==> inputs of 06-02 <==
==> flow/design.v <==
`timescale 1ns / 1ps 
`timescale 1ns / 1ps
 `timescale 1ns / 1ps 
module muldiv#(parameter XLEN = 32)
(
    input                   clk_i,
    input                   rst_i,
    input  [XLEN-1 : 0]     a_i,
    input  [XLEN-1 : 0]     b_i,
    input                   req_i,
    input  [ 2 : 0]         operation_sel_i,
    output reg [XLEN-1 : 0] muldiv_result_o,
    output reg              ready_o
);
function [XLEN-1 : 0] abs;
    input [XLEN-1 : 0] num;
    abs = num[XLEN-1] ? -num : num;
endfunction
wire operation_mul, operation_mulh, operation_mulhsu, operation_mulhu,
     operation_div, operation_divu, operation_rem, operation_remu;
assign operation_mul = (operation_sel_i == 3'b000);
assign operation_mulh = (operation_sel_i == 3'b001);
assign operation_mulhsu = (operation_sel_i == 3'b010);
assign operation_mulhu = (operation_sel_i == 3'b011);
assign operation_div = (operation_sel_i == 3'b100);
assign operation_divu = (operation_sel_i == 3'b101);
assign operation_rem = (operation_sel_i == 3'b110);
assign operation_remu = (operation_sel_i == 3'b111);
wire is_divider, is_a_zero, is_b_zero,
     is_a_neg, is_b_neg, signed_adjust, mul_overflow;
assign is_divider = operation_sel_i[2];
assign is_a_zero = (a_i == 32'b0);
assign is_b_zero = (b_i == 32'b0);
assign is_a_neg  = a_i[31] & (operation_mulh | operation_mulhsu | operation_div | operation_rem);
assign is_b_neg  = b_i[31] & (operation_mulh | operation_div | operation_rem);
assign signed_adjust = is_a_neg ^ is_b_neg;
assign mul_overflow   = (is_a_neg & (a_i[30: 0] == 31'b0));
wire [XLEN-1 : 0] op_a, op_b;
assign op_a = ( | is_a_neg)? abs(a_i) : a_i;
assign op_b = ( | is_b_neg)? abs(b_i) : b_i;
wire              is_calc_done;
reg  [XLEN-1 : 0] reg32;
reg  [XLEN*2 : 0] result;        
reg  [ 5 : 0]     cnt;
reg  [XLEN-1 : 0]   op_a_r, op_b_r;
reg  [XLEN*2-1 : 0] fast_result, mul0, mul1;
reg  [ 1 : 0]       fast_mul_counter;
assign is_calc_done = !(operation_mul | operation_mulh | operation_mulhsu |
                        operation_mulhu)? ~|cnt : & fast_mul_counter;
wire [XLEN-1 : 0] mull, mulh, quotient, remainder;
assign mull = result[31 : 0];
assign mulh = result[63 : 32];
assign quotient = result[31 : 0];
assign remainder = result[64 : 33];
localparam S_IDLE        = 3'b000,
           S_CALC        = 3'b001,
           S_SIGN_ADJUST = 3'b010,
           S_DONE        = 3'b011,
           S_STALL       = 3'b100;
reg [2 : 0] S, S_nxt;
always @(posedge clk_i)
begin
    if (rst_i)
        S <= S_IDLE;
    else
        S <= S_nxt;
end
always @(*)
begin
    case (S)
        S_IDLE:
            S_nxt = (req_i)? (is_a_zero | is_b_zero)? S_DONE : S_CALC : S_IDLE;
        S_CALC:
            S_nxt = (is_calc_done)? S_SIGN_ADJUST : S_CALC;
        S_SIGN_ADJUST:
            S_nxt = S_DONE;
        S_DONE:
            S_nxt = S_IDLE;
        default:
            S_nxt = S_IDLE;
    endcase
end
wire mul_add = result[0];
wire div_sub = (result[63: 32] >= reg32);
wire [32 : 0] adder_opa, adder_opb;
assign adder_opa = is_divider ? -reg32 : reg32;
assign adder_opb = result[63: 32];
wire [32 : 0] adder_tmp = adder_opa + adder_opb;
wire [64 : 0] result_tmp = {adder_tmp, result[31: 0]};
always @(posedge clk_i)
begin
    if (rst_i || ((S == S_IDLE) & req_i)) begin
        fast_result <= 32'b0;
        fast_mul_counter <= 2'b0; 
    end
    else begin
        op_a_r <= op_a;
        op_b_r <= op_b;
        mul0 <= op_a_r * op_b_r;
        mul1 <= mul0;
        fast_result <= mul1;
        fast_mul_counter <= (& fast_mul_counter)? fast_mul_counter : fast_mul_counter + 1;
    end
end
always @(posedge clk_i)
begin
    if ( (S == S_IDLE) & req_i)
    begin
        if (is_divider)
        begin                        
            if (is_b_zero)
            begin                    
                result[64: 33] <= a_i;
                result[32]  <= 1'b0;
                result[31: 0] <= {32{1'b1}};
            end
            else
            begin
                cnt <= 'd32;
                reg32 <= op_b;
                result <= {1'b0, 32'b0, op_a};   
            end
        end
        else
        begin                        
            if (is_a_zero | is_b_zero)
            begin
                result <= 65'b0;
            end
            else
            begin
                cnt <= 'd31;
                reg32 <= op_a;
                result <= {1'b0, 32'b0, op_b};   
            end
        end
    end
    else if (S == S_CALC)
    begin
        cnt <= cnt - 'd1;
        if (is_divider)
        begin
            result <= (div_sub)? {result_tmp[63 : 0], 1'b1} : {result[63 : 0], 1'b0};
        end
        else
        begin
            result <= (mul_add)? {1'b0, result_tmp[64 : 1]} : {1'b0, result[64 : 1]};
        end
    end
    else if (S == S_SIGN_ADJUST)
    begin
        if (is_divider)
        begin
            result[64: 33] <= (is_a_neg)? -remainder : remainder;
            result[31: 0] <= (signed_adjust)? -quotient : quotient;
        end
        else
        begin
            result <= (operation_mulh | operation_mulhu)? (signed_adjust)? -fast_result : fast_result
                    : (operation_mulhsu)? (is_a_neg)? -fast_result : fast_result : fast_result;
        end
    end
end
always @(posedge clk_i)
begin
    if (S == S_DONE || S == S_STALL)
        ready_o <= 1;
    else
        ready_o <= 0;
end
always @(posedge clk_i)
begin
    if (S == S_DONE)
        muldiv_result_o <= ( {32{operation_mul}} & mull)
                      | ( {32{operation_mulh | operation_mulhsu | operation_mulhu}} & mulh)
                      | ( {32{operation_div | operation_divu}} & quotient)
                      | ( {32{operation_rem | operation_remu}} & remainder)
                      ;
    else
        muldiv_result_o <= muldiv_result_o;
end
endmodule
==> flow/run.sh <==
#!/bin/bash
# the make line also repeats each setting of config.mk as NAME=value (left out here)
make -C /OpenROAD-flow-scripts/flow DESIGN_CONFIG=/design/flow/config.mk WORK_HOME=/design/flow/orfs CLKGATE_MAP_FILE= finish
==> flow/config.mk <==
export PLATFORM = sky130hd
export DESIGN_NAME = muldiv
export DESIGN_NICKNAME = muldiv
export VERILOG_FILES = /design/flow/design.v
export SDC_FILE = /design/flow/constraint.sdc
export NUM_CORES = 4
export LEC_CHECK = 0
export ABC_AREA = 1
export CAP_MARGIN = 10
export CELL_PAD_IN_SITES_DETAIL_PLACEMENT = 0
export CELL_PAD_IN_SITES_GLOBAL_PLACEMENT = 0
export CORE_ASPECT_RATIO = 0.65
export CORE_MARGIN = 9
export CORE_UTILIZATION = 23
export CTS_CLUSTER_SIZE = 93
export GPL_ROUTABILITY_DRIVEN = 0
export GPL_TIMING_DRIVEN = 0
export HOLD_SLACK_MARGIN = 0.03
export MIN_ROUTING_LAYER = met2
export PLACE_DENSITY = 0.78
export SETUP_SLACK_MARGIN = -0.15
export SLEW_MARGIN = 20
export TNS_END_PERCENT = 30
==> flow/constraint.sdc <==
create_clock -name core_clock -period 5.83 [get_ports {clk_i}]
set_input_delay 1.1660 -clock core_clock [delete_from_list [all_inputs] [get_ports {clk_i}]]
set_output_delay 1.1660 -clock core_clock [all_outputs]
set_load 0.01 [all_outputs]
==> 03-23 (differences from 06-02) <==
==> flow/config.mk (replaced) <==
export PLATFORM = sky130hd
export DESIGN_NAME = muldiv
export DESIGN_NICKNAME = muldiv
export VERILOG_FILES = /design/flow/design.v
export SDC_FILE = /design/flow/constraint.sdc
export NUM_CORES = 4
export LEC_CHECK = 0
export CAP_MARGIN = 20
export CORE_MARGIN = 2
export CORE_UTILIZATION = 40
export GPL_ROUTABILITY_DRIVEN = 0
export SLEW_MARGIN = 20
==> flow/constraint.sdc (replaced) <==
create_clock -name core_clock -period 10.8 [get_ports {clk_i}]
set_input_delay 2.1600 -clock core_clock [delete_from_list [all_inputs] [get_ports {clk_i}]]
set_output_delay 2.1600 -clock core_clock [all_outputs]
set_load 0.01 [all_outputs]
==> 08-08 (differences from 06-02) <==
==> flow/config.mk (replaced) <==
export PLATFORM = sky130hd
export DESIGN_NAME = muldiv
export DESIGN_NICKNAME = muldiv
export VERILOG_FILES = /design/flow/design.v
export SDC_FILE = /design/flow/constraint.sdc
export NUM_CORES = 4
export LEC_CHECK = 0
export CAP_MARGIN = 20
export CORE_MARGIN = 2
export CORE_UTILIZATION = 40
export PLACE_DENSITY = 0.6
export SLEW_MARGIN = 20
==> flow/constraint.sdc (replaced) <==
create_clock -name core_clock -period 8.33 [get_ports {clk_i}]
set_input_delay 1.6660 -clock core_clock [delete_from_list [all_inputs] [get_ports {clk_i}]]
set_output_delay 1.6660 -clock core_clock [all_outputs]
set_load 0.01 [all_outputs]
==> qor summary <==
|  | 08-08 | 06-02 | 03-23 |
|---|---|---|---|
| Final setup violation count | 0 | - | 0 |
| Status | timing/DRC/antenna clean | aborted with a tool error | timing/DRC/antenna clean |
| Stage where the flow stopped | - | 5_1_grt | - |
| Wire per inst | 21.9 um | - | 22.1 um |
| Cell with the largest stage delay on the worst path | sky130_fd_sc_hd__fa_1 | - | sky130_fd_sc_hd__edfxtp_1 |
| Top routing layer in use | met5 | - | met5 |
| Cell type taking the most area | logic gates | - | logic gates |
| Syn Std Cell Area | 56,400 sq um | 60,600 sq um | 56,400 sq um |
| Multi-input gate area in the final layout | 40,200 sq um | - | 40,200 sq um |
| Height of the die | 379 um | 432 um | 379 um |
| XORs/XNORs by Area | 0.0452 | 0.0239 | 0.0452 |
| Max Clock Skew | 38.8 ps | - | 23.8 ps |
| Maximum fanout count along the critical path | 13 | - | 32 |
| Floorplan Nets | 7,309 | 9,386 | 7,309 |
| Count of placed standard cells including taps | 7,768 | 11,700 | 7,712 |
| Number of gates on the worst path with buffers counted | 26 | - | 25 |
| Most frequent CP cell | sky130_fd_sc_hd__fa_1 | - | sky130_fd_sc_hd__fa_1 |
| Max_slew headroom | 0.157 | - | 0.226 |
| Setup ws final | 317 ps | - | 1910 ps |
| Post-synthesis sequential area ratio | 0.199 | 0.185 | 0.199 |
| Critical register-to-register path endpoint | mul0[63] | - | mul0[45] |
| First element of the critical path | op_a_r[11] | - | op_b_r[7] |
| Beginning of the worst register-to-register path | op_a_r[11] | - | op_b_r[7] |
| Simple-gate area share of the yosys netlist | 0.166 | 0.219 | 0.166 |
| Hold Crit Endpoint | mul1[28] | - | mul1[12] |
